**constraint.sdc**
```tcl
create_clock -name core_clock -period 9.36 [get_ports {i_clk}]
set_input_delay 1.8720 -clock core_clock [delete_from_list [all_inputs] [get_ports {i_clk}]]
set_output_delay 1.8720 -clock core_clock [all_outputs]
set_load 0.01 [all_outputs]
```
**config.mk**
```make
export PLATFORM = sky130hd
export DESIGN_NAME = alu
export DESIGN_NICKNAME = alu
export VERILOG_FILES = /design/flow/design.v
export SDC_FILE = /design/flow/constraint.sdc
export NUM_CORES = 4
export LEC_CHECK = 0
export ABC_AREA = 1
export CAP_MARGIN = 20
export CELL_PAD_IN_SITES_DETAIL_PLACEMENT = 0
export CELL_PAD_IN_SITES_GLOBAL_PLACEMENT = 0
export CORE_MARGIN = 2
export CORE_UTILIZATION = 71
export CTS_CLUSTER_DIAMETER = 219
export CTS_CLUSTER_SIZE = 42
export GPL_ROUTABILITY_DRIVEN = 1
export GPL_TIMING_DRIVEN = 1
export MAX_ROUTING_LAYER = met4
export PLACE_DENSITY = 0.36
export SETUP_SLACK_MARGIN = -0.3
export SLEW_MARGIN = 40
export TNS_END_PERCENT = 35
```
**run.sh**
```bash
#!/bin/bash
# the make line also repeats each setting of config.mk as NAME=value (left out here)
make -C /OpenROAD-flow-scripts/flow DESIGN_CONFIG=/design/flow/config.mk WORK_HOME=/design/flow/orfs CLKGATE_MAP_FILE= finish
```
**design.v**
```verilog
module alu (
    input               i_clk,
    input               i_rst_n,
    input               i_valid,
    input signed [11:0] i_data_a,
    input signed [11:0] i_data_b,
    input        [2:0]  i_inst,
    output              o_valid,
    output       [11:0] o_data,
    output              o_overflow
);
reg  [11:0] o_data_w, o_data_r;
reg         o_valid_w, o_valid_r;
reg         o_overflow_w, o_overflow_r;
reg  [19:0] data_old;
reg         overflow_old;
wire [12:0] data_add, data_sub, data_mean;
wire [23:0] data_mul;
wire [19:0] data_mul_round;
wire [20:0] data_mac;
wire [11:0] data_a_abs, data_b_abs;
assign o_valid = o_valid_r;
assign o_data = o_data_r;
assign o_overflow = o_overflow_r;
assign data_add = {i_data_a[11], i_data_a} + {i_data_b[11], i_data_b};
assign data_sub = {i_data_a[11], i_data_a} - {i_data_b[11], i_data_b};
assign data_mul = {{12{i_data_a[11]}}, i_data_a} * {{12{i_data_b[11]}}, i_data_b};
assign data_mul_round = {data_mul[23], data_mul[23:5]} + {19'd0, data_mul[4]};
assign data_mac = {data_mul_round[19], data_mul_round} + {data_old[19], data_old};
assign data_mean = data_add >> 1;
assign data_a_abs = i_data_a[11]? ~(i_data_a)+12'd1: i_data_a;
assign data_b_abs = i_data_b[11]? ~(i_data_b)+12'd1: i_data_b;
always@(*) begin
  o_data_w = 12'd0;
  o_valid_w = i_valid;
  o_overflow_w = 1'b0;
  case(i_inst)
    3'b000: begin  
      o_overflow_w = ^data_add[12:11];
      o_data_w = data_add[11:0];
    end
    3'b001: begin  
      o_overflow_w = ^data_sub[12:11];
      o_data_w = data_sub[11:0];
    end
    3'b010: begin  
      o_data_w = data_mul_round[11:0];
      o_overflow_w = ~(data_mul_round[19:11] == 9'b1_1111_1111 | data_mul_round[19:11] == 9'b0_0000_0000);
    end
    3'b011: begin  
      o_data_w = data_mac[11:0]; 
      o_overflow_w = ~(data_mac[20:11] == 10'b11_1111_1111 | data_mac[20:11] == 10'b00_0000_0000) | overflow_old;
    end
    3'b100: begin  
      o_data_w = ~(i_data_a ^ i_data_b);
    end
    3'b101: begin  
      o_data_w = ~i_data_a[11]? i_data_a: 12'd0;
    end
    3'b110: begin  
      o_data_w = data_mean[11:0];
    end
    3'b111: begin  
      o_data_w = (data_a_abs >= data_b_abs)? data_a_abs: data_b_abs;
    end
  endcase
end
always@(posedge i_clk or negedge i_rst_n) begin
  if(~i_rst_n) begin
    o_data_r <= 12'd0;
    o_overflow_r <= 1'b0;
    o_valid_r <= 1'b0;
  end 
  else begin
    o_data_r <= o_data_w;
    o_overflow_r <= o_overflow_w;
    o_valid_r <= o_valid_w;
  end
end
always@(posedge i_clk or negedge i_rst_n) begin
  if(~i_rst_n) begin
    data_old <= 20'd0;
    overflow_old <= 1'b0;
  end
  else if(i_valid) begin
    if(i_inst == 3'b011)begin
      data_old <= {{8{o_data_w[11]}}, o_data_w};
      overflow_old <= o_overflow_w;
    end
    else begin
      data_old <= 20'd0;
      overflow_old <= 1'b0;
    end
  end
end
endmodule
```
==> results of run 1 <==
## what timing repair did
item / in CTS / in global routing
gates resized: 0 / 14
endpoints found under the setup margin: 0 / 2
hold buffers: 0 / 0
## cell type report
class	count	area (um2)
fill	1111	3280
clock inverter	1	8.76
multi-input combinational	1226	8980
clock buffer	3	75.1
inverter	410	1540
sequential	27	676
timing repair buffer	100	887
tap	216	270
antenna	1	2.50
## routing by layer
layer / vias to the layer above / GRT usage, % / share of wire (%)
met5: - / - / 0
met1: 5552 / 53.2 / 35
met2: 900 / 74.2 / 45
li1: 5379 / - / -
met3: 300 / 9.72 / 11
met4: 0 / 31.9 / 8.2
## stage by stage
step | hold WS, ns | TNS [ns] | instance area, um2 | util (%)
floorplan | 0.459 | 0 | 11300 | -
global placement | 0.473 | -0.175 | 12300 | 78.3
detailed placement | 0.482 | -0.394 | 12300 | 78.3
CTS | 0.499 | 0 | 12400 | 78.8
global route | 0.521 | -0.623 | 12400 | 79.1
finish | 0.497 | 0 | 12400 | 79.1
==> impl_metrics.toml, run 1 <==
# synthesis and place-and-route metrics
[yosys]
yosysTopAreaCell = "fa_1"
async_flop_share_pct = 100
syn_area_um2 = 11300
synthAoiAreaFrac_pct = 10.8
synthTopCellsByCount = "411 x nand2_1, 401 x inv_1, 141 x fa_1"
xor_share_pct = 3.40
synth_area_per_cell_um2 = 6.65
synth-simple-area-share_pct = 28.0
topCellsByArea = "fa_1 25%, nand2_1 14%, inv_1 13%, ha_1 12%, dfrtp_1 6.0%"
ys_cells = 1704
synthAdderAreaFrac_pct = 36.9
synth-edff-count = 0
synth_seq_share_pct = 5.97
yosysMostFrequentCell = "nand2_1"
top_logic_kind = "adder cells"
ys_types = 48
yosys-stat-area_um2 = 11300
synthCells = 1704
synthMuxAreaShare_pct = 0
ff_type = "dfrtp_1"
yosys_warnings = 1
top_area_share_pct = 24.9
ys_seq_elements = 27
syn_nets = 1983

[setup_path]
cp_top_family = "adder cells"
cp.depth = 39
critPathKind = "in2reg"
max_stage_delay_ns = 0.60
cp.arrival_ns = 9.30
reg2reg_slack_ns = 6.62
timing.rr.end = "o_overflow_r"
worstReg2RegStart = "data_old[0]"
crit_start = "i_data_a[4]"
worstPathMaxFanout = 7
critPathCapture = "o_overflow_r"
critPathRequiredTime_ns = 9.50
cp_num_buf_inv = 10
startpoint_type = "input pin"
cp_slowest_cell = "fa_1"
reg2reg_depth = 18
endpoint_kind = "register"
crit_top_cell = "nand2_1"

[global_route]
antenna_found_initial = 1
first_global_vias = 11900
grt_usage_pct = 46.7
grt_max_degree = 28
grt_pass1_wl_mm = 58.9
grt-ovfl-total = 0

[floorplanning]
dieArea_um2 = 17000
coreArea_um2 = 15700
die_h_um = 130
die_x_um = 130
fp_util_pct = 72.1
row_count = 46
io_pins = 44

[clock_tree]
path_clk_slew_ns = 0.07
cts_buffers = 3
clock_path_buffers = 2
clockRootBuffer = "clkbuf_16"
clk-insertion-delay-late_ns = 0.27
cts.sinks = 27
htreeDepth = 1
cts_setup_buffers = 0
cts_tree = "built"

[hold_path]
hold_depth = 2
holdPathEnd = "data_old[6]"
hp-start = "data_old[6]"
hp-class = "reg2reg"

[placement]
placedCellCount = 1979
hpwl_mm = 31.3
routabilityCongestion = 1.10
pre_cts_ws_ns = -0.202
io_buffers = 43

[routing]
vias = 12100
drc = 0
viasPerCell = 6.11
ant_nets = 0
wl_mm = 37.5
first_pass_iters = 8
drt-initial-drc-count = 1739
wire_per_inst_um = 18.9

[timing]
final_max_slew_viol_count = 0
setup_violations = 0
finalWorstSetupSlack_ns = 0.191
slew_headroom_pct = 50.4
finalCritPeriodShare_pct = 98.0
fin_worst_skew_ns = 0.00614
hold_viol_final = 0
max_freq_mhz = 109
finalCriticalPeriod_ns = 9.17
worstMarginPinSlew_ns = 0.736

[finish]
syn_to_final_growth_pct = 9.82
fin_cells = 1984
nNetsFinal = 2047

[job]
maxCapViolations = 0
warnings = 41

[status]
outcome = "finished clean"
==> run 2, diff against run 1 <==
Settings changed: CELL_PAD_IN_SITES_DETAIL_PLACEMENT 0 to not set, CELL_PAD_IN_SITES_GLOBAL_PLACEMENT 0 to not set, CORE_UTILIZATION 71 to 65, CTS_CLUSTER_DIAMETER 219 to 50, CTS_CLUSTER_SIZE 42 to 74, GPL_ROUTABILITY_DRIVEN 1 to not set, GPL_TIMING_DRIVEN 1 to not set, MAX_ROUTING_LAYER met4 to not set, PLACE_DENSITY 0.36 to not set, SETUP_SLACK_MARGIN -0.3 to not set, SLEW_MARGIN 40 to 20, TNS_END_PERCENT 35 to 5.
Clock period 9.36 ns to 8.19 ns, I/O delays scaled along.
==> impl_metrics.toml, run 2 <==
# synthesis and place-and-route metrics
[setup_path]
reg2reg_depth = 14
endpoint_kind = "register"
timing.rr.end = "o_overflow_r"
max_stage_delay_ns = 0.70
cp_slowest_cell = "fa_2"
cp_top_family = "adder cells"
worstReg2RegStart = "data_old[18]"
startpoint_type = "input pin"
crit_start = "i_data_a[9]"
worstPathMaxFanout = 8
cp.depth = 39
critPathRequiredTime_ns = 8.33
crit_top_cell = "nand2_1"
cp.arrival_ns = 9.20
critPathKind = "in2reg"
cp_num_buf_inv = 8
critPathCapture = "o_overflow_r"
reg2reg_slack_ns = 5.44

[clock_tree]
htreeDepth = 1
clockRootBuffer = "clkbuf_16"
cts.sinks = 27
clk-insertion-delay-late_ns = 0.28
clock_path_buffers = 2
cts_tree = "built"
path_clk_slew_ns = 0.08
postCtsHoldBufs = 0
cts_buffers = 3

[floorplanning]
fp_util_pct = 65.9
coreArea_um2 = 17200
io_pins = 44
row_count = 48
die_h_um = 136
dieArea_um2 = 18500
die_x_um = 136

[routing]
ant_nets = 0
wl_met3_mm = 7.25
routed-wl-met2_mm = 21.0
wire_per_inst_um = 23.0
first_pass_iters = 12
viasPerCell = 6.41
vias = 14000
met1_length_mm = 15.6
drc = 0
dr.max_layer_used = "met5"
drt-initial-drc-count = 2110
wl_mm = 50.1

[yosys]
synth-edff-count = 0
async_flop_share_pct = 100
yosysTopAreaCell = "fa_1"
ys_cells = 1704
synthAoiAreaFrac_pct = 10.8
ys_seq_elements = 27
yosys-stat-area_um2 = 11300
top_area_share_pct = 24.9
yosysMostFrequentCell = "nand2_1"
yosys_warnings = 1
synthTopCellsByCount = "411 x nand2_1, 401 x inv_1, 141 x fa_1"
synthMuxAreaShare_pct = 0
top_logic_kind = "adder cells"
synth_area_per_cell_um2 = 6.65
synth_seq_share_pct = 5.97
ff_type = "dfrtp_1"
ys_types = 48
syn_area_um2 = 11300
synthAdderAreaFrac_pct = 36.9
synthCells = 1704
synth-simple-area-share_pct = 28.0
xor_share_pct = 3.40
syn_nets = 1983
topCellsByArea = "fa_1 25%, nand2_1 14%, inv_1 13%, ha_1 12%, dfrtp_1 6.0%"

[placement]
pre_cts_ws_ns = -1.04
io_buffers = 43
hpwl_mm = 31.2
place_area_um2 = 13600
routabilityCongestion = 1.02

[timing]
finalCritPeriodShare_pct = 111
slew_headroom_pct = 29.5
max_freq_mhz = 110
finalCriticalPeriod_ns = 9.06
fin_worst_skew_ns = 0.00760
finalWorstSetupSlack_ns = -0.870
rsz0062_at_grt = "yes"
worstMarginPinSlew_ns = 1.05
hold_viol_final = 0
final_max_slew_viol_count = 0
setup_violations = 11
holdWs_ns = 0.502

[global_route]
grt-ovfl-total = 0
antenna_found_initial = 1
grt_usage_pct = 48.2
grt_max_degree = 28
first_global_vias = 13800
grt_pass1_wl_mm = 68.8

[hold_path]
hold_depth = 2
hp-start = "overflow_old"
hp-class = "reg2reg"
holdPathEnd = "overflow_old"

[finish]
nNetsFinal = 2230
post-route-cell-area_um2 = 14700
final_util_pct = 85.7
syn_to_final_growth_pct = 30.0

[job]
warnings = 43
maxCapViolations = 0

[status]
violations = "setup timing"
outcome = "complete, but fails checks"
[run 2: final cells by class]
class | count | area (um2)
Multi-Input combinational cell | 1226 | 9830
Fill cell | 952 | 2450
Timing Repair Buffer | 283 | 2310
Inverter | 410 | 1540
Sequential cell | 27 | 676
Tap cell | 225 | 282
Clock buffer | 3 | 75.1
Clock inverter | 1 | 7.51
Antenna cell | 3 | 7.51
[run 2: repair_timing]
action,in CTS,in global routing
gates resized,182,78
setup buffers,15,5
cloned,0,0
pin swaps,99,35
setup endpoints to repair,12,14
[run 2: routing by layer]
layer / vias to the layer above / track usage, %
met5: - / 0
met4: 4 / 39.5
met3: 605 / 13.0
met2: 1290 / 78.7
met1: 6326 / 52.5
li1: 5743 / -
[run 2: per-stage QoR]
step | cells | TNS (ns)
2_1_floorplan | 1704 | 0
3_3_place_gp | 2151 | -5.50
3_5_place_dp | 2151 | -7.46
4_1_cts | 2170 | 0
5_1_grt | 2176 | -7.58
6_report | 2178 | -5.25
==> run 3, diff against run 2 <==
Settings changed: CELL_PAD_IN_SITES_DETAIL_PLACEMENT set to 0, CELL_PAD_IN_SITES_GLOBAL_PLACEMENT set to 0, CORE_ASPECT_RATIO set to 0.98, CORE_UTILIZATION 65 to 66, CTS_CLUSTER_DIAMETER 50 to 29, CTS_CLUSTER_SIZE 74 to not set, GPL_ROUTABILITY_DRIVEN set to 1, GPL_TIMING_DRIVEN set to 1, HOLD_SLACK_MARGIN set to 0.29, MAX_ROUTING_LAYER set to met5, PLACE_DENSITY_LB_ADDON set to 0.24, SETUP_SLACK_MARGIN set to -0.3, SLEW_MARGIN 20 to 40, TNS_END_PERCENT 5 to not set.
Clock period 8.19 ns to 3.38 ns, I/O delays scaled along.
==> impl_metrics.toml, run 3 <==
# generated from flow reports
[placement]
io_buffers = 43
hpwl_mm = 38.4
routabilityCongestion = 1.11
place_area_um2 = 15100
placedCellCount = 2247
pre_cts_ws_ns = -4.60

[status]
lastStage = "clock tree synthesis (4_1_cts)"
outcome = "stopped before the end"
error_line = "[ERROR DPL-0038] Utilization greater than 100%, impossible to legalize"

[floorplanning]
die_h_um = 134
die_x_um = 136
dieArea_um2 = 18200
row_count = 47
coreArea_um2 = 16800
fp_util_pct = 67.3
io_pins = 44

[yosys]
syn_area_um2 = 11300
synth-edff-count = 0
syn_nets = 1983
topCellsByArea = "fa_1 25%, nand2_1 14%, inv_1 13%, ha_1 12%, dfrtp_1 6.0%"
ys_cells = 1704
yosys-stat-area_um2 = 11300
async_flop_share_pct = 100
top_logic_kind = "adder cells"
xor_share_pct = 3.40
yosysTopAreaCell = "fa_1"
ys_seq_elements = 27
ys_types = 48
synth_area_per_cell_um2 = 6.65
synth-simple-area-share_pct = 28.0
ff_type = "dfrtp_1"
synthCells = 1704
synth_seq_share_pct = 5.97
synthTopCellsByCount = "411 x nand2_1, 401 x inv_1, 141 x fa_1"
synthMuxAreaShare_pct = 0
yosys_warnings = 1
synthAoiAreaFrac_pct = 10.8
top_area_share_pct = 24.9
synthAdderAreaFrac_pct = 36.9
yosysMostFrequentCell = "nand2_1"
==> run 3: metrics by stage <==
stage	util [%]	setup TNS [ns]
after global placement	89.7	-86.13
after floorplan	-	-55.08
after detailed placement	89.7	-93.44
==> run 4, diff against run 3 <==
Settings changed: ABC_AREA 1 to not set, CELL_PAD_IN_SITES_DETAIL_PLACEMENT 0 to not set, CELL_PAD_IN_SITES_GLOBAL_PLACEMENT 0 to not set, CORE_ASPECT_RATIO 0.98 to not set, CORE_UTILIZATION 66 to 68, CTS_CLUSTER_DIAMETER 29 to 374, CTS_CLUSTER_SIZE set to 98, GPL_ROUTABILITY_DRIVEN 1 to not set, GPL_TIMING_DRIVEN 1 to not set, HOLD_SLACK_MARGIN 0.29 to not set, MAX_ROUTING_LAYER met5 to not set, PLACE_DENSITY_LB_ADDON 0.24 to not set, SETUP_SLACK_MARGIN -0.3 to not set, SLEW_MARGIN 40 to 20, TNS_END_PERCENT set to 30.
Clock period 3.38 ns to 9.06 ns, I/O delays scaled along.
==> impl_metrics.toml, run 4 <==
# synthesis and place-and-route metrics
[yosys]
synth-edff-count = 0
synth_area_per_cell_um2 = 7.98
ys_types = 73
ys_seq_elements = 27
yosysTopAreaCell = "fa_1"
synthMuxAreaShare_pct = 1.45
synth-simple-area-share_pct = 19.0
xor_share_pct = 7.26
syn_area_um2 = 10500
async_flop_share_pct = 100
topCellsByArea = "fa_1 27%, ha_1 13%, inv_1 7.8%, dfrtp_1 6.5%, xnor2_1 4.9%"
ff_type = "dfrtp_1"
synthAoiAreaFrac_pct = 16.2
top_logic_kind = "adder cells"
synthCells = 1312
syn_nets = 1591
ys_cells = 1312
yosysMostFrequentCell = "inv_1"
synthAdderAreaFrac_pct = 39.9
top_area_share_pct = 27.0
synthTopCellsByCount = "217 x inv_1, 141 x fa_1, 135 x nand2_1"
yosys_warnings = 1
synth_seq_share_pct = 6.45
yosys-stat-area_um2 = 10500

[clock_tree]
clock_path_buffers = 2
cts_tree = "built"
cts_buffers = 3
postCtsHoldBufs = 0
htreeDepth = 1
path_clk_slew_ns = 0.07
clk-insertion-delay-late_ns = 0.27
clockRootBuffer = "clkbuf_16"
cts.sinks = 27

[floorplanning]
die_x_um = 128
io_pins = 44
die_h_um = 128
row_count = 45
dieArea_um2 = 16400
fp_util_pct = 69.1
coreArea_um2 = 15100

[routing]
drt-initial-drc-count = 1246
vias = 11100
viasPerCell = 6.35
wl_met3_mm = 3.63
met1_length_mm = 12.8
first_pass_iters = 7
ant_nets = 0
drc = 0
wire_per_inst_um = 20.6
dr.max_layer_used = "met4"
wl_mm = 36.1
routed-wl-met2_mm = 16.8

[finish]
post-route-cell-area_um2 = 13400
nNetsFinal = 1843
nFillCells = 799
syn_to_final_growth_pct = 27.5
fin_cells = 1753

[setup_path]
crit_start = "i_data_b[1]"
cp_num_buf_inv = 8
cp_slowest_cell = "fa_1"
critPathKind = "in2reg"
critPathRequiredTime_ns = 9.17
reg2reg_slack_ns = 5.59
cp.depth = 32
critPathCapture = "overflow_old"
timing.rr.end = "overflow_old"
crit_top_cell = "fa_1"
worstReg2RegStart = "data_old[0]"
startpoint_type = "input pin"
cp.arrival_ns = 9.59
worstPathMaxFanout = 8
max_stage_delay_ns = 0.60
reg2reg_depth = 15
endpoint_kind = "register"
cp_top_family = "adder cells"

[global_route]
antenna_found_initial = 1
grt-ovfl-total = 0
grt_pass1_wl_mm = 56.6
first_global_vias = 11400
grt_max_degree = 30
grt_usage_pct = 44.2

[timing]
setup_violations = 3
finalCritPeriodShare_pct = 105
hold_viol_final = 0
fin_worst_skew_ns = 0.00539
finalCriticalPeriod_ns = 9.48
final_max_slew_viol_count = 0
worstMarginPinSlew_ns = 0.948
max_freq_mhz = 106
rsz0062_at_grt = "yes"
slew_headroom_pct = 36.6
finalWorstSetupSlack_ns = -0.418
holdWs_ns = 0.520

[hold_path]
hp-start = "data_old[3]"
holdPathEnd = "data_old[3]"
hold_depth = 1
hp-class = "reg2reg"

[placement]
placedCellCount = 1727
io_buffers = 43
hpwl_mm = 26.9
routabilityCongestion = 0.994
place_area_um2 = 12800

[status]
outcome = "complete, but fails checks"
violations = "setup timing"

[job]
maxCapViolations = 0
warnings = 43
-- run 4: final cells by class --
type	count	area [um2]	area share (%)
well taps	188	235	1.76
clock buffers	3	75.1	0.562
repair buffers	301	2430	18.2
multi-input cells	1012	9100	68.1
clock inverters	1	7.51	0.0562
flip-flops and latches	27	676	5.06
diodes	2	5.00	0.0375
inverters	219	825	6.17
-- run 4: repair_timing --
action,4_1_cts,5_1_grt
gates cloned,2,0
pin swaps,44,23
setup buffers,12,6
endpoints found under the hold margin,0,0
endpoints found under the setup margin,3,6
resized,82,19
-- run 4: per-layer routing --
metal  vias up  global-route usage (%)
met1      5187                    53.4
met4         0                    26.4
met3       273                    6.59
li1       4830                       -
met5         -                       0
met2       836                    74.9
-- run 4: metrics by stage --
stage	util (%)	TNS, ns	worst slack [ns]
final	88.2	-1.02	-0.418
after global routing	88.2	-1.67	-0.597
after CTS	87.4	-0.278	-0.165
after detailed placement	84.8	-2.74	-0.862
after global placement	84.8	-1.73	-0.619
after floorplan	-	0	0.00153
==> run 5, diff against run 4 <==
Settings changed: CAP_MARGIN 20 to 5, CELL_PAD_IN_SITES_DETAIL_PLACEMENT set to 1, CELL_PAD_IN_SITES_GLOBAL_PLACEMENT set to 2, CORE_UTILIZATION 68 to 60, CTS_CLUSTER_DIAMETER 374 to 219, CTS_CLUSTER_SIZE 98 to not set, GPL_ROUTABILITY_DRIVEN set to 1, GPL_TIMING_DRIVEN set to 1, MAX_ROUTING_LAYER set to met5, PLACE_DENSITY_LB_ADDON set to 0.16, SETUP_SLACK_MARGIN set to 0.72, TNS_END_PERCENT 30 to 55.
Clock period 9.06 ns to 6.16 ns, I/O delays scaled along.
==> impl_metrics.toml, run 5 <==
# generated from flow reports
[yosys]
synth_seq_share_pct = 6.45
syn_nets = 1591
yosys-stat-area_um2 = 10500
ff_type = "dfrtp_1"
top_logic_kind = "adder cells"
synth_area_per_cell_um2 = 7.98
yosys_warnings = 1
ys_cells = 1312
syn_area_um2 = 10500
top_area_share_pct = 27.0
synthCells = 1312
yosysTopAreaCell = "fa_1"
synthMuxAreaShare_pct = 1.45
ys_types = 73
xor_share_pct = 7.26
synth-simple-area-share_pct = 19.0
topCellsByArea = "fa_1 27%, ha_1 13%, inv_1 7.8%, dfrtp_1 6.5%, xnor2_1 4.9%"
ys_seq_elements = 27
synthAdderAreaFrac_pct = 39.9
synth-edff-count = 0
synthTopCellsByCount = "217 x inv_1, 141 x fa_1, 135 x nand2_1"
yosysMostFrequentCell = "inv_1"
synthAoiAreaFrac_pct = 16.2
async_flop_share_pct = 100

[floorplanning]
dieArea_um2 = 18500
coreArea_um2 = 17200
die_x_um = 136
die_h_um = 136
row_count = 48
fp_util_pct = 61.0

[status]
lastStage = "global placement without I/O (3_1_place_gp_skip_io)"
error_line = "[ERROR FLW-0024] Place density exceeds 1.0 (current PLACE_DENSITY_LB_ADDON =  0.16). Please check if the value of  PLACE_DENSITY_LB_ADDON is between 0 and 0.99."
outcome = "stopped before the end"
==> run 6, diff against run 5 <==
Settings changed: CAP_MARGIN 5 to 20, CELL_PAD_IN_SITES_DETAIL_PLACEMENT 1 to not set, CELL_PAD_IN_SITES_GLOBAL_PLACEMENT 2 to not set, CORE_UTILIZATION 60 to 71, CTS_CLUSTER_DIAMETER 219 to 50, GPL_ROUTABILITY_DRIVEN 1 to not set, GPL_TIMING_DRIVEN 1 to not set, MAX_ROUTING_LAYER met5 to met4, PLACE_DENSITY_LB_ADDON 0.16 to 0.24, SETUP_SLACK_MARGIN 0.72 to not set, TNS_END_PERCENT 55 to 5.
Clock period 6.16 ns to 9.42 ns, I/O delays scaled along.
==> impl_metrics.toml, run 6 <==
# generated from flow reports
[placement]
place_area_um2 = 12700
hpwl_mm = 29.6
pre_cts_ws_ns = -0.749
io_buffers = 43
routabilityCongestion = 0.996
placedCellCount = 1717

[floorplanning]
row_count = 44
dieArea_um2 = 15700
die_x_um = 125
io_pins = 44
fp_util_pct = 72.3
coreArea_um2 = 14500
die_h_um = 125

[clock_tree]
postCtsHoldBufs = 0
clock_path_buffers = 2
cts_buffers = 3
cts.sinks = 27
htreeDepth = 1
clockRootBuffer = "clkbuf_16"

[yosys]
synth_seq_share_pct = 6.45
syn_nets = 1591
topCellsByArea = "fa_1 27%, ha_1 13%, inv_1 7.8%, dfrtp_1 6.5%, xnor2_1 4.9%"
xor_share_pct = 7.26
synth_area_per_cell_um2 = 7.98
yosys_warnings = 1
yosysMostFrequentCell = "inv_1"
yosysTopAreaCell = "fa_1"
syn_area_um2 = 10500
synthTopCellsByCount = "217 x inv_1, 141 x fa_1, 135 x nand2_1"
ys_types = 73
synthAdderAreaFrac_pct = 39.9
ff_type = "dfrtp_1"
synthCells = 1312
synth-edff-count = 0
async_flop_share_pct = 100
synth-simple-area-share_pct = 19.0
yosys-stat-area_um2 = 10500
ys_seq_elements = 27
synthAoiAreaFrac_pct = 16.2
top_area_share_pct = 27.0
top_logic_kind = "adder cells"
ys_cells = 1312
synthMuxAreaShare_pct = 1.45

[status]
lastStage = "global routing (5_1_grt)"
outcome = "stopped before the end"
error_line = "[ERROR GRT-0232] Routing congestion too high. Check the congestion heatmap in the GUI."

[global_route]
grt_usage_pct = 70.8
grt-ovfl-total = 1
## run 6: routing by layer
| layer | global-route usage (%) | overflow |
|---|---|---|
| met5 | - | - |
| met4 | 68.8 | 0 |
| met3 | 47.3 | 0 |
| met2 | 89.0 | 1 |
| met1 | 70.9 | 0 |
## run 6: timing repair
item | in CTS
setup endpoints to repair | 3
pin swaps | 44
setup buffers | 15
resized | 64
## run 6: stage by stage
stage | utilization, % | setup TNS, ns | hold slack [ns]
detailed placement | 87.7 | -1.96 | 0.510
floorplan | - | 0 | 0.487
CTS | 90.6 | -0.107 | 0.526
global placement | 87.6 | -0.863 | 0.498
==> run 7, diff against run 6 <==
Settings changed: CELL_PAD_IN_SITES_DETAIL_PLACEMENT set to 0, CELL_PAD_IN_SITES_GLOBAL_PLACEMENT set to 0, CORE_UTILIZATION 71 to 70, CTS_CLUSTER_DIAMETER 50 to 29, GPL_ROUTABILITY_DRIVEN set to 1, GPL_TIMING_DRIVEN set to 1, MAX_ROUTING_LAYER met4 to met5, PLACE_DENSITY set to 0.61, PLACE_DENSITY_LB_ADDON 0.24 to not set, SETUP_SLACK_MARGIN set to -0.3, TNS_END_PERCENT 5 to not set.
Clock period 9.42 ns to 3.63 ns, I/O delays scaled along.
==> impl_metrics.toml, run 7 <==
# generated from flow reports
[status]
outcome = "stopped before the end"
error_line = "[ERROR DPL-0038] Utilization greater than 100%, impossible to legalize"
lastStage = "clock tree synthesis (4_1_cts)"

[placement]
hpwl_mm = 32.1
io_buffers = 43
routabilityCongestion = 1.01

[yosys]
synth_seq_share_pct = 6.45
syn_nets = 1591
ff_type = "dfrtp_1"
top_area_share_pct = 27.0
synth-simple-area-share_pct = 19.0
topCellsByArea = "fa_1 27%, ha_1 13%, inv_1 7.8%, dfrtp_1 6.5%, xnor2_1 4.9%"
synth-edff-count = 0
yosysTopAreaCell = "fa_1"
synthAdderAreaFrac_pct = 39.9
ys_cells = 1312
yosysMostFrequentCell = "inv_1"
ys_types = 73
synthTopCellsByCount = "217 x inv_1, 141 x fa_1, 135 x nand2_1"
synthAoiAreaFrac_pct = 16.2
top_logic_kind = "adder cells"
xor_share_pct = 7.26
yosys_warnings = 1
synthMuxAreaShare_pct = 1.45
synthCells = 1312
async_flop_share_pct = 100
syn_area_um2 = 10500
yosys-stat-area_um2 = 10500
synth_area_per_cell_um2 = 7.98
ys_seq_elements = 27

[floorplanning]
io_pins = 44
die_x_um = 126
row_count = 44
die_h_um = 126
coreArea_um2 = 14600
fp_util_pct = 71.8
dieArea_um2 = 16000
## run 7: stage by stage
stage | utilization, % | setup slack, ns | instances | instance area [um2] | hold WS, ns
3_3_place_gp | 92.8 | -5.02 | 1795 | 13500 | 0.495
2_1_floorplan | - | -4.27 | 1312 | 10800 | 0.430
3_5_place_dp | 92.8 | -5.38 | 1795 | 13500 | 0.504
==> run 8, diff against run 7 <==
Settings changed: ABC_AREA set to 1, CORE_UTILIZATION 70 to 72, CTS_CLUSTER_DIAMETER 29 to 226, CTS_CLUSTER_SIZE set to 42, HOLD_SLACK_MARGIN set to 0.07, MAX_ROUTING_LAYER met5 to met4, PLACE_DENSITY 0.61 to not set, PLACE_DENSITY_LB_ADDON set to 0.19, TNS_END_PERCENT set to 35.
Clock period 3.63 ns to 7.84 ns, I/O delays scaled along.
==> impl_metrics.toml, run 8 <==
# generated from flow reports
[status]
outcome = "stopped before the end"
lastStage = "global routing (5_1_grt)"
error_line = "[ERROR GRT-0116] Global routing finished with congestion. Check the congestion regions in the DRC Viewer."

[yosys]
yosysTopAreaCell = "fa_1"
topCellsByArea = "fa_1 25%, nand2_1 14%, inv_1 13%, ha_1 12%, dfrtp_1 6.0%"
syn_nets = 1983
synthAdderAreaFrac_pct = 36.9
ys_types = 48
synth-simple-area-share_pct = 28.0
yosys_warnings = 1
synth_area_per_cell_um2 = 6.65
synthCells = 1704
synth-edff-count = 0
ff_type = "dfrtp_1"
top_area_share_pct = 24.9
synth_seq_share_pct = 5.97
yosysMostFrequentCell = "nand2_1"
synthAoiAreaFrac_pct = 10.8
xor_share_pct = 3.40
top_logic_kind = "adder cells"
ys_cells = 1704
synthMuxAreaShare_pct = 0
async_flop_share_pct = 100
yosys-stat-area_um2 = 11300
synthTopCellsByCount = "411 x nand2_1, 401 x inv_1, 141 x fa_1"
syn_area_um2 = 11300
ys_seq_elements = 27

[floorplanning]
io_pins = 44
die_x_um = 129
fp_util_pct = 74.2
coreArea_um2 = 15300
die_h_um = 129
dieArea_um2 = 16700
row_count = 45

[clock_tree]
clockRootBuffer = "clkbuf_16"
postCtsHoldBufs = 0
cts_buffers = 3
htreeDepth = 1
cts.sinks = 27
clock_path_buffers = 2

[placement]
routabilityCongestion = 1.14
io_buffers = 43
pre_cts_ws_ns = -1.41
hpwl_mm = 35.6
place_area_um2 = 13700

[global_route]
grt-ovfl-total = 186
grt_usage_pct = 78.8
run 8: through the flow:
| stage | std cells | setup TNS, ns |
|---|---|---|
| CTS | 2180 | -1.57 |
| detailed placement | 2156 | -13.42 |
| global placement | 2156 | -9.07 |
| floorplan | 1704 | -0.504 |
run 8: timing repair:
item	CTS
setup endpoints to repair	13
setup buffers	22
gates resized	175
pin swaps	63
run 8: per-layer routing:
metal | track usage (%) | GRT overflow
met4 | 89.8 | 76
met5 | - | -
met1 | 73.1 | 0
met3 | 56.2 | 2
met2 | 96.9 | 108
==> run 9, diff against run 8 <==
Settings changed: ABC_AREA 1 to not set, CELL_PAD_IN_SITES_DETAIL_PLACEMENT 0 to not set, CELL_PAD_IN_SITES_GLOBAL_PLACEMENT 0 to not set, CORE_UTILIZATION 72 to 62, CTS_CLUSTER_DIAMETER 226 to not set, CTS_CLUSTER_SIZE 42 to not set, GPL_ROUTABILITY_DRIVEN 1 to not set, GPL_TIMING_DRIVEN 1 to not set, HOLD_SLACK_MARGIN 0.07 to not set, MAX_ROUTING_LAYER met4 to not set, PLACE_DENSITY_LB_ADDON 0.19 to not set, SETUP_SLACK_MARGIN -0.3 to not set, TNS_END_PERCENT 35 to not set.
Clock period 7.84 ns to 10.5 ns, I/O delays scaled along.
==> impl_metrics.toml, run 9 <==
# synthesis and place-and-route metrics
[status]
outcome = "finished clean"

[placement]
pre_cts_ws_ns = -0.0164
hpwl_mm = 24.8
io_buffers = 43
routabilityCongestion = 0.922
place_area_um2 = 11500

[yosys]
syn_area_um2 = 10500
yosys-stat-area_um2 = 10500
synthAdderAreaFrac_pct = 39.9
ys_cells = 1312
yosysMostFrequentCell = "inv_1"
synthMuxAreaShare_pct = 1.45
topCellsByArea = "fa_1 27%, ha_1 13%, inv_1 7.8%, dfrtp_1 6.5%, xnor2_1 4.9%"
ff_type = "dfrtp_1"
top_logic_kind = "adder cells"
yosysTopAreaCell = "fa_1"
ys_types = 73
synth-edff-count = 0
xor_share_pct = 7.26
yosys_warnings = 1
synth-simple-area-share_pct = 19.0
top_area_share_pct = 27.0
async_flop_share_pct = 100
syn_nets = 1591
synth_area_per_cell_um2 = 7.98
synthTopCellsByCount = "217 x inv_1, 141 x fa_1, 135 x nand2_1"
ys_seq_elements = 27
synth_seq_share_pct = 6.45
synthCells = 1312
synthAoiAreaFrac_pct = 16.2

[timing]
holdWs_ns = 0.518
setup_violations = 0
finalCritPeriodShare_pct = 96.0
final_max_slew_viol_count = 0
slew_headroom_pct = 33.6
worstMarginPinSlew_ns = 0.992
hold_viol_final = 0
max_freq_mhz = 99.2
fin_worst_skew_ns = 0.00567
finalCriticalPeriod_ns = 10.08
finalWorstSetupSlack_ns = 0.420

[global_route]
grtUsageMet3_pct = 2.19
met2_usage_pct = 59.6
grt_pass1_wl_mm = 48.9
grt_util_met1_pct = 46.7
first_global_vias = 9724
grt-ovfl-total = 0
grt-busiest-layer = "met2"
antenna_found_initial = 0
grt_usage_pct = 34.1
grt_max_degree = 30

[job]
maxCapViolations = 0
warnings = 41

[setup_path]
cp_top_family = "adder cells"
timing.rr.end = "overflow_old"
cp_slowest_cell = "clkdlybuf4s50_1"
max_stage_delay_ns = 0.58
startpoint_type = "input pin"
worstReg2RegStart = "data_old[0]"
crit_top_cell = "fa_1"
cp_num_buf_inv = 5
critPathCapture = "overflow_old"
cp.depth = 30
cp.arrival_ns = 10.18
critPathKind = "in2reg"
reg2reg_depth = 14
endpoint_kind = "register"
critPathRequiredTime_ns = 10.60
worstPathMaxFanout = 5
reg2reg_slack_ns = 6.94
crit_start = "i_data_b[4]"

[floorplanning]
fp_util_pct = 63.4
row_count = 47
dieArea_um2 = 17900
die_h_um = 134
die_x_um = 134
coreArea_um2 = 16500
io_pins = 44

[hold_path]
hp-class = "reg2reg"
holdPathEnd = "data_old[10]"
hold_depth = 1
hp-start = "data_old[10]"

[clock_tree]
htreeDepth = 1
clockRootBuffer = "clkbuf_16"
path_clk_slew_ns = 0.07
clock_path_buffers = 2
clk-insertion-delay-late_ns = 0.27
cts_tree = "built"
cts.sinks = 27
cts_buffers = 3
postCtsHoldBufs = 0

[routing]
vias = 9426
wl_mm = 29.0
viasPerCell = 5.89
ant_nets = 0
drt-initial-drc-count = 720
antenna_cells = 0
wire_per_inst_um = 18.1
drc = 0
first_pass_iters = 5

[finish]
syn_to_final_growth_pct = 12.0
nNetsFinal = 1660
post-route-cell-area_um2 = 11700
-- run 9: final cells by class --
type	instances	area [um2]
inverter	219	826
tap	220	275
clock buffer	4	78.8
fill	1454	4800
sequential	27	676
timing repair buffer	118	1040
multi-input combinational	1012	8830
-- run 9: stage by stage --
step / utilization (%) / setup TNS, ns / std cells
6_report: 71.0 / 0 / 1600
5_1_grt: 71.0 / -0.0225 / 1600
3_5_place_dp: 69.8 / -0.0164 / 1594
4_1_cts: 70.3 / 0 / 1598
3_3_place_gp: 69.8 / 0 / 1594
2_1_floorplan: - / 0 / 1312
-- run 9: what timing repair did --
item                                    4_1_cts  5_1_grt
endpoints found under the setup margin        0        2
endpoints found under the hold margin         0        0
setup buffers                                 0        2
gates resized                                 0       26
-- run 9: layer usage --
metal | vias up | part of all wire [%]
met5 | - | 0
met4 | 0 | 2.2
met3 | 51 | 5.2
met2 | 328 | 49
met1 | 4580 | 43
li1 | 4467 | -
==> run 10, diff against run 9 <==
Settings changed: CORE_UTILIZATION 62 to 40, CTS_CLUSTER_DIAMETER set to 84, GPL_TIMING_DRIVEN set to 0, HOLD_SLACK_MARGIN set to 0.01, MAX_ROUTING_LAYER set to met4, MIN_ROUTING_LAYER set to met2, PLACE_DENSITY set to 0.54.
Clock period 10.5 ns to 10.0 ns, I/O delays scaled along.
==> impl_metrics.toml, run 10 <==
# synthesis and place-and-route metrics
[setup_path]
reg2reg_depth = 14
reg2reg_slack_ns = 6.47
worstReg2RegStart = "data_old[0]"
max_stage_delay_ns = 0.54
cp.arrival_ns = 9.86
startpoint_type = "input pin"
cp.depth = 31
endpoint_kind = "register"
critPathCapture = "o_overflow_r"
cp_top_family = "adder cells"
critPathKind = "in2reg"
cp_num_buf_inv = 6
critPathRequiredTime_ns = 10.12
crit_top_cell = "fa_1"
timing.rr.end = "o_overflow_r"
cp_slowest_cell = "fa_1"
crit_start = "i_data_a[4]"
worstPathMaxFanout = 8

[timing]
setup_tns_ns = 0
finalWorstSetupSlack_ns = 0.255
finalCritPeriodShare_pct = 97.4
fin_worst_skew_ns = 0.00459
holdWs_ns = 0.528
worstMarginPinSlew_ns = 0.860
setup_violations = 0
final_max_slew_viol_count = 0
finalCriticalPeriod_ns = 9.74
max_freq_mhz = 103
slew_headroom_pct = 42.5
hold_viol_final = 0

[job]
warnings = 39
maxCapViolations = 0

[yosys]
syn_nets = 1591
synth_area_per_cell_um2 = 7.98
yosys_warnings = 1
yosys-stat-area_um2 = 10500
ff_type = "dfrtp_1"
syn_area_um2 = 10500
ys_types = 73
synth-simple-area-share_pct = 19.0
synthCells = 1312
xor_share_pct = 7.26
yosysMostFrequentCell = "inv_1"
synthAdderAreaFrac_pct = 39.9
top_area_share_pct = 27.0
yosysTopAreaCell = "fa_1"
synth_seq_share_pct = 6.45
top_logic_kind = "adder cells"
synthMuxAreaShare_pct = 1.45
topCellsByArea = "fa_1 27%, ha_1 13%, inv_1 7.8%, dfrtp_1 6.5%, xnor2_1 4.9%"
synthTopCellsByCount = "217 x inv_1, 141 x fa_1, 135 x nand2_1"
async_flop_share_pct = 100
synthAoiAreaFrac_pct = 16.2
synth-edff-count = 0
ys_cells = 1312
ys_seq_elements = 27

[placement]
io_buffers = 43
routabilityCongestion = 0.944
pre_cts_ws_ns = -2.42
hpwl_mm = 27.4

[hold_path]
hold_depth = 1
hp-start = "data_old[2]"
hp-class = "reg2reg"
holdPathEnd = "data_old[2]"

[clock_tree]
cts_buffers = 3
path_clk_slew_ns = 0.08
cts.sinks = 27
clk-insertion-delay-late_ns = 0.27
clock_path_buffers = 2
htreeDepth = 1
cts_tree = "built"
clockRootBuffer = "clkbuf_16"
postCtsHoldBufs = 0

[global_route]
first_global_vias = 14600
grt-ovfl-total = 0
grt_max_degree = 28
grt_pass1_wl_mm = 54.8
antenna_found_initial = 0
grt_usage_pct = 39.6

[finish]
syn_to_final_growth_pct = 16.2
nFillCells = 2646
final_util_pct = 47.0
nNetsFinal = 1664

[routing]
first_pass_iters = 9
wl_mm = 34.7
drc = 0
vias = 13100
drt-initial-drc-count = 2398
ant_nets = 0
viasPerCell = 7.59
wire_per_inst_um = 20.2

[floorplanning]
die_h_um = 166
coreArea_um2 = 25900
row_count = 59
io_pins = 44
die_x_um = 166
dieArea_um2 = 27500
fp_util_pct = 40.4

[status]
outcome = "finished clean"
==> run 10: area by class of cell <==
class	count	area (um2)	area share (%)
sequential	27	676	5.55
antenna	1	2.50	0.0206
tap	335	419	3.44
multi-input combinational	1012	9200	75.5
inverter	219	836	6.87
clock buffer	3	75.1	0.617
clock inverter	1	7.51	0.0617
buffer	50	398	3.27
timing repair buffer	72	563	4.62
==> run 10: per-layer routing <==
metal / part of all wire, % / wire length [um] / track usage (%)
met5: 0 / 0 / -
met4: 8.0 / 2770 / 2.61
met3: 41 / 14400 / 53.9
met2: 51 / 17500 / 46.4
met1: 0 / 0 / -
==> run 10: through the flow <==
stage,area (um2),std cells
after floorplan,10500,1312
after global placement,11300,1690
after detailed placement,11300,1690
after CTS,11900,1708
after global routing,12200,1719
final,12200,1720
==> run 10: what timing repair did <==
action | 4_1_cts | 5_1_grt
pin swaps | 13 | 14
hold endpoints to repair | 0 | 0
setup endpoints to repair | 8 | 3
resized | 150 | 143
setup buffers | 15 | 14
==> run 11, diff against run 10 <==
Settings changed: ABC_AREA set to 1, CELL_PAD_IN_SITES_DETAIL_PLACEMENT set to 1, CELL_PAD_IN_SITES_GLOBAL_PLACEMENT set to 1, CORE_ASPECT_RATIO set to 0.9, CTS_CLUSTER_DIAMETER 84 to 198, CTS_CLUSTER_SIZE set to 50, GPL_ROUTABILITY_DRIVEN set to 0, GPL_TIMING_DRIVEN 0 to 1, SLEW_MARGIN 20 to 15, TNS_END_PERCENT set to 10.
Clock period 10.0 ns to 5.8 ns, I/O delays scaled along.
==> impl_metrics.toml, run 11 <==
# synthesis and place-and-route metrics
[yosys]
synth-edff-count = 0
ys_seq_elements = 27
syn_area_um2 = 11300
ys_types = 48
synthTopCellsByCount = "411 x nand2_1, 401 x inv_1, 141 x fa_1"
topCellsByArea = "fa_1 25%, nand2_1 14%, inv_1 13%, ha_1 12%, dfrtp_1 6.0%"
yosys-stat-area_um2 = 11300
top_logic_kind = "adder cells"
synthCells = 1704
async_flop_share_pct = 100
synth_area_per_cell_um2 = 6.65
yosysMostFrequentCell = "nand2_1"
synthAdderAreaFrac_pct = 36.9
xor_share_pct = 3.40
synthMuxAreaShare_pct = 0
yosysTopAreaCell = "fa_1"
top_area_share_pct = 24.9
yosys_warnings = 1
synthAoiAreaFrac_pct = 10.8
ff_type = "dfrtp_1"
ys_cells = 1704
synth-simple-area-share_pct = 28.0
synth_seq_share_pct = 5.97
syn_nets = 1983

[status]
violations = "setup timing"
outcome = "complete, but fails checks"

[setup_path]
timing.rr.end = "o_overflow_r"
critPathKind = "in2reg"
reg2reg_depth = 21
cp_slowest_cell = "fa_1"
cp_num_buf_inv = 9
critPathRequiredTime_ns = 5.91
worstPathMaxFanout = 7
crit_top_cell = "nand2_1"
max_stage_delay_ns = 0.63
endpoint_kind = "register"
startpoint_type = "input pin"
reg2reg_slack_ns = 2.72
critPathCapture = "o_overflow_r"
cp_top_family = "adder cells"
worstReg2RegStart = "data_old[18]"
cp.depth = 40
crit_start = "i_data_b[8]"
cp.arrival_ns = 8.34

[global_route]
grt_pass1_wl_mm = 79.4
grt_usage_pct = 54.7
antenna_found_initial = 0
grt_max_degree = 28
first_global_vias = 20900
grt-ovfl-total = 0

[clock_tree]
clock_path_buffers = 2
postCtsHoldBufs = 0
cts.sinks = 27
cts_buffers = 3
htreeDepth = 1
path_clk_slew_ns = 0.08
clockRootBuffer = "clkbuf_16"
cts_tree = "built"
clk-insertion-delay-late_ns = 0.27

[routing]
wire_per_inst_um = 24.8
drc = 0
ant_nets = 0
antenna_cells = 0
viasPerCell = 7.89
vias = 19200
first_pass_iters = 42
wl_mm = 60.5
drt-initial-drc-count = 5174

[timing]
setup_violations = 24
hold_viol_final = 0
holdWs_ns = 0.515
slew_headroom_pct = 24.1
finalWorstSetupSlack_ns = -2.43
final_max_slew_viol_count = 0
fin_worst_skew_ns = 0.00154
worstMarginPinSlew_ns = 1.13
finalCriticalPeriod_ns = 8.23
max_freq_mhz = 121
setup_tns_ns = -35.48
rsz0062_at_grt = "yes"
finalCritPeriodShare_pct = 142

[floorplanning]
row_count = 58
die_x_um = 181
coreArea_um2 = 27900
die_h_um = 164
fp_util_pct = 40.6
io_pins = 44
dieArea_um2 = 29700

[hold_path]
hp-start = "overflow_old"
holdPathEnd = "overflow_old"
hold_depth = 2
hp-class = "reg2reg"

[placement]
placedCellCount = 2323
io_buffers = 43
hpwl_mm = 37.0

[job]
maxCapViolations = 0
warnings = 44

[finish]
nNetsFinal = 2357
fin_cells = 2437
syn_to_final_growth_pct = 51.6
final_util_pct = 61.6
[run 11: cell type report]
type	instances	area, um2
well taps	360	450
flip-flops and latches	27	676
fillers	3477	10700
clock inverters	1	8.76
clock buffers	3	75.1
inverters	410	1570
multi-input cells	1226	10900
repair buffers	410	3510
[run 11: per-layer routing]
metal  vias to the layer above  routed length [um]  track usage [%]
met2                      5711               28100             63.8
met4                         0               10600             16.0
met5                         -                   0                -
met3                      1260               21800             66.4
met1                      6298                   0                -
li1                       5964                   -                -
[run 11: through the flow]
step / setup slack, ns / cell area [um2]
after floorplan: -1.33 / 11800
after global placement: -2.97 / 14500
after detailed placement: -3.01 / 14500
after CTS: -1.80 / 16000
after global routing: -2.54 / 17200
final: -2.43 / 17200
[run 11: repair_timing]
item / CTS / global route
pin swaps: 118 / 202
cloned: 1 / 0
gates resized: 280 / 328
buffers inserted: 76 / 35
setup endpoints to repair: 24 / 24
==> run 12, diff against run 11 <==
Settings changed: CELL_PAD_IN_SITES_DETAIL_PLACEMENT 1 to 0, CELL_PAD_IN_SITES_GLOBAL_PLACEMENT 1 to 0, CORE_ASPECT_RATIO 0.9 to not set, CORE_UTILIZATION 40 to 72, CTS_CLUSTER_DIAMETER 198 to 226, CTS_CLUSTER_SIZE 50 to 15, GPL_ROUTABILITY_DRIVEN 0 to 1, HOLD_SLACK_MARGIN 0.01 to 0.07, MAX_ROUTING_LAYER met4 to met5, MIN_ROUTING_LAYER met2 to not set, PLACE_DENSITY 0.54 to not set, PLACE_DENSITY_LB_ADDON set to 0.19, SETUP_SLACK_MARGIN set to -0.3, SLEW_MARGIN 15 to 20, TNS_END_PERCENT 10 to 35.
Clock period 5.8 ns to 7.68 ns, I/O delays scaled along.
==> impl_metrics.toml, run 12 <==
# generated from flow reports
[yosys]
top_logic_kind = "adder cells"
synthMuxAreaShare_pct = 0
top_area_share_pct = 24.9
syn_area_um2 = 11300
synthTopCellsByCount = "411 x nand2_1, 401 x inv_1, 141 x fa_1"
ys_cells = 1704
yosys_warnings = 1
synthAoiAreaFrac_pct = 10.8
ff_type = "dfrtp_1"
synthCells = 1704
yosys-stat-area_um2 = 11300
async_flop_share_pct = 100
yosysMostFrequentCell = "nand2_1"
ys_seq_elements = 27
synth-simple-area-share_pct = 28.0
xor_share_pct = 3.40
syn_nets = 1983
ys_types = 48
synth_area_per_cell_um2 = 6.65
synth_seq_share_pct = 5.97
synth-edff-count = 0
topCellsByArea = "fa_1 25%, nand2_1 14%, inv_1 13%, ha_1 12%, dfrtp_1 6.0%"
yosysTopAreaCell = "fa_1"
synthAdderAreaFrac_pct = 36.9

[status]
outcome = "stopped before the end"
lastStage = "clock tree synthesis (4_1_cts)"
error_line = "[ERROR DPL-0033] detailed placement checks failed during check placement."

[floorplanning]
die_h_um = 129
io_pins = 44
row_count = 45
die_x_um = 129
coreArea_um2 = 15300
dieArea_um2 = 16700
fp_util_pct = 74.2

[placement]
placedCellCount = 2139
hpwl_mm = 35.5
io_buffers = 43
pre_cts_ws_ns = -1.63
routabilityCongestion = 1.04
[run 12: per-stage QoR]
step	cell area [um2]	hold WS, ns
after detailed placement	13600	0.479
after global placement	13600	0.473
after floorplan	11300	0.459
==> run 13, diff against run 12 <==
Settings changed: ABC_AREA 1 to not set, CELL_PAD_IN_SITES_DETAIL_PLACEMENT 0 to not set, CELL_PAD_IN_SITES_GLOBAL_PLACEMENT 0 to not set, CORE_UTILIZATION 72 to 59, CTS_CLUSTER_DIAMETER 226 to not set, CTS_CLUSTER_SIZE 15 to not set, GPL_ROUTABILITY_DRIVEN 1 to not set, GPL_TIMING_DRIVEN 1 to not set, HOLD_SLACK_MARGIN 0.07 to not set, MAX_ROUTING_LAYER met5 to not set, PLACE_DENSITY_LB_ADDON 0.19 to not set, SETUP_SLACK_MARGIN -0.3 to 1.61, TNS_END_PERCENT 35 to not set.
Clock period 7.68 ns to 6.79 ns, I/O delays scaled along.
==> impl_metrics.toml, run 13 <==
# synthesis and place-and-route metrics
[yosys]
yosysTopAreaCell = "fa_1"
synthAoiAreaFrac_pct = 16.2
synthAdderAreaFrac_pct = 39.9
synth-edff-count = 0
top_area_share_pct = 27.0
synthTopCellsByCount = "217 x inv_1, 141 x fa_1, 135 x nand2_1"
ys_types = 73
xor_share_pct = 7.26
synthCells = 1312
top_logic_kind = "adder cells"
ys_cells = 1312
yosysMostFrequentCell = "inv_1"
syn_nets = 1591
yosys_warnings = 1
synth-simple-area-share_pct = 19.0
synth_seq_share_pct = 6.45
synthMuxAreaShare_pct = 1.45
topCellsByArea = "fa_1 27%, ha_1 13%, inv_1 7.8%, dfrtp_1 6.5%, xnor2_1 4.9%"
synth_area_per_cell_um2 = 7.98
syn_area_um2 = 10500
ys_seq_elements = 27
yosys-stat-area_um2 = 10500
async_flop_share_pct = 100
ff_type = "dfrtp_1"

[timing]
finalWorstSetupSlack_ns = -1.81
rsz0062_at_grt = "yes"
setup_violations = 17
setup_tns_ns = -15.64
max_freq_mhz = 116
hold_viol_final = 0
worstMarginPinSlew_ns = 0.965
slew_headroom_pct = 35.4
final_max_slew_viol_count = 0
finalCritPeriodShare_pct = 127
fin_worst_skew_ns = 0.00494
finalCriticalPeriod_ns = 8.60

[routing]
drc = 0
vias = 11000
drt-initial-drc-count = 934
viasPerCell = 5.92
wl_mm = 36.4
wire_per_inst_um = 19.6
first_pass_iters = 5
ant_nets = 0

[global_route]
grt_pass1_wl_mm = 55.7
grt_usage_pct = 37.9
grt-ovfl-total = 0
antenna_found_initial = 1
grt_max_degree = 30
first_global_vias = 11300

[clock_tree]
path_clk_slew_ns = 0.07
cts.sinks = 27
cts_buffers = 3
htreeDepth = 1
clk-insertion-delay-late_ns = 0.28
clockRootBuffer = "clkbuf_16"
postCtsHoldBufs = 0
clock_path_buffers = 2
cts_tree = "built"

[floorplanning]
io_pins = 44
dieArea_um2 = 18800
die_h_um = 137
row_count = 48
die_x_um = 137
fp_util_pct = 60.5
coreArea_um2 = 17300

[hold_path]
holdPathEnd = "data_old[5]"
hold_depth = 1
hp-class = "reg2reg"
hp-start = "data_old[5]"

[setup_path]
cp_top_family = "adder cells"
reg2reg_slack_ns = 3.30
endpoint_kind = "register"
cp_num_buf_inv = 8
startpoint_type = "input pin"
timing.rr.end = "overflow_old"
cp.arrival_ns = 8.72
worstPathMaxFanout = 4
crit_start = "i_data_a[5]"
cp.depth = 33
max_stage_delay_ns = 0.55
crit_top_cell = "fa_1"
critPathRequiredTime_ns = 6.91
critPathKind = "in2reg"
worstReg2RegStart = "data_old[0]"
reg2reg_depth = 15
critPathCapture = "overflow_old"
cp_slowest_cell = "fa_1"

[finish]
logic_area_um2 = 9920
register_area_um2 = 676
nFillCells = 987
syn_to_final_growth_pct = 42.3
nNetsFinal = 1916

[job]
maxCapViolations = 0
warnings = 44

[placement]
io_buffers = 43
hpwl_mm = 26.8
routabilityCongestion = 1.02
pre_cts_ws_ns = -2.67

[status]
violations = "setup timing"
outcome = "complete, but fails checks"
run 13: repair_timing:
action,in CTS,in global routing
endpoints found under the setup margin,26,26
setup buffers,43,24
gates cloned,4,0
resized,211,132
pin swaps,96,94
run 13: through the flow:
step / instances / area [um2] / hold slack (ns) / util, %
after floorplan: 1312 / 10800 / 0.485 / -
after global placement: 1786 / 13200 / 0.502 / 76.4
after detailed placement: 1786 / 13200 / 0.504 / 76.4
after CTS: 1837 / 14100 / 0.521 / 81.5
after global routing: 1862 / 14900 / 0.546 / 86.1
final: 1862 / 14900 / 0.530 / 86.1
run 13: layer usage:
| metal | GRT usage (%) | part of all wire (%) | up-vias |
|---|---|---|---|
| met5 | 0 | 0 | - |
| met4 | 16.4 | 5.3 | 0 |
| met1 | 46.6 | 38 | 5325 |
| met3 | 5.63 | 6.9 | 164 |
| li1 | - | - | 4983 |
| met2 | 66.1 | 50 | 560 |
run 13: area by class of cell:
class | instances | area share (%)
Timing Repair Buffer | 374 | 20.9
Tap cell | 225 | 1.89
Inverter | 219 | 5.55
Antenna cell | 1 | 0.0168
Multi-Input combinational cell | 1012 | 66.6
Sequential cell | 27 | 4.54
Clock buffer | 4 | 0.529
==> run 14, diff against run 13 <==
Settings changed: CORE_UTILIZATION 59 to 66, HOLD_SLACK_MARGIN set to -0.09, SETUP_SLACK_MARGIN 1.61 to -0.49.
Clock period 6.79 ns to 7.86 ns, I/O delays scaled along.
==> impl_metrics.toml, run 14 <==
# synthesis and place-and-route metrics
[finish]
final_util_pct = 86.6
nNetsFinal = 1848
syn_to_final_growth_pct = 30.0
register_area_um2 = 676
fin_cells = 1784
logic_area_um2 = 9300
nFillCells = 907

[global_route]
antenna_found_initial = 0
grt_max_degree = 30
grt_pass1_wl_mm = 55.3
grt_usage_pct = 42.2
first_global_vias = 11100
grt-ovfl-total = 0

[floorplanning]
coreArea_um2 = 15700
die_h_um = 130
row_count = 46
io_pins = 44
dieArea_um2 = 16900
die_x_um = 130
fp_util_pct = 66.7

[yosys]
synthAoiAreaFrac_pct = 16.2
syn_nets = 1591
synth_area_per_cell_um2 = 7.98
synthAdderAreaFrac_pct = 39.9
synthTopCellsByCount = "217 x inv_1, 141 x fa_1, 135 x nand2_1"
top_logic_kind = "adder cells"
xor_share_pct = 7.26
yosysTopAreaCell = "fa_1"
topCellsByArea = "fa_1 27%, ha_1 13%, inv_1 7.8%, dfrtp_1 6.5%, xnor2_1 4.9%"
yosys_warnings = 1
synthMuxAreaShare_pct = 1.45
yosysMostFrequentCell = "inv_1"
synthCells = 1312
ys_types = 73
synth-simple-area-share_pct = 19.0
ys_cells = 1312
ys_seq_elements = 27
synth-edff-count = 0
top_area_share_pct = 27.0
syn_area_um2 = 10500
async_flop_share_pct = 100
synth_seq_share_pct = 6.45
ff_type = "dfrtp_1"
yosys-stat-area_um2 = 10500

[setup_path]
cp_slowest_cell = "fa_2"
cp.arrival_ns = 8.82
reg2reg_depth = 16
crit_start = "i_data_a[11]"
cp_num_buf_inv = 8
cp_top_family = "adder cells"
endpoint_kind = "register"
critPathKind = "in2reg"
startpoint_type = "input pin"
critPathRequiredTime_ns = 7.97
critPathCapture = "overflow_old"
reg2reg_slack_ns = 4.39
worstReg2RegStart = "data_old[0]"
max_stage_delay_ns = 0.60
cp.depth = 33
timing.rr.end = "overflow_old"
worstPathMaxFanout = 8

[clock_tree]
clk-insertion-delay-late_ns = 0.27
clockRootBuffer = "clkbuf_16"
cts_buffers = 3
htreeDepth = 1
clock_path_buffers = 2
path_clk_slew_ns = 0.07
cts_tree = "built"
cts.sinks = 27

[timing]
setup_violations = 7
worstMarginPinSlew_ns = 0.989
max_freq_mhz = 115
finalCriticalPeriod_ns = 8.71
final_max_slew_viol_count = 0
finalWorstSetupSlack_ns = -0.854
setup_tns_ns = -3.42
hold_viol_final = 0
holdWs_ns = 0.523
finalCritPeriodShare_pct = 111
rsz0062_at_grt = "yes"
fin_worst_skew_ns = 0.00487
slew_headroom_pct = 33.8

[hold_path]
hold_depth = 1
hp-class = "reg2reg"
hp-start = "data_old[5]"
holdPathEnd = "data_old[5]"

[placement]
placedCellCount = 1761
hpwl_mm = 26.9
io_buffers = 43
routabilityCongestion = 0.967
pre_cts_ws_ns = -1.90

[routing]
first_pass_iters = 7
antenna_cells = 0
wl_mm = 35.2
drt-initial-drc-count = 1031
ant_nets = 0
vias = 10800
wire_per_inst_um = 19.7
viasPerCell = 6.07
drc = 0

[status]
violations = "setup timing"
outcome = "complete, but fails checks"

[job]
warnings = 44
maxCapViolations = 0
run 14: final cells by class:
class / instances / area share (%)
clock inverters: 1 / 0.0551
multi-input cells: 1012 / 68.3
flip-flops and latches: 27 / 4.96
clock buffers: 3 / 0.551
inverters: 219 / 6.16
well taps: 216 / 1.99
repair buffers: 306 / 18.0
run 14: routing by layer:
metal  track usage (%)  part of all wire, %  wire length, um  up-vias
met3              6.93                  8.1             2840      170
met2              71.7                   48            17100      605
met1              51.7                   37            13200     5206
met5                 0                    0                0        -
met4              22.6                  6.1             2130        0
li1                  -                    -                -     4854
run 14: timing repair:
item	CTS	global route
endpoints found under the setup margin	9	6
buffers inserted	24	9
resized	208	51
pin swaps	61	41
cloned	1	0
hold buffers	0	0
run 14: per-stage QoR:
| step | area (um2) |
|---|---|
| floorplan | 10700 |
| global placement | 13000 |
| detailed placement | 13000 |
| CTS | 13400 |
| global route | 13600 |
| finish | 13600 |
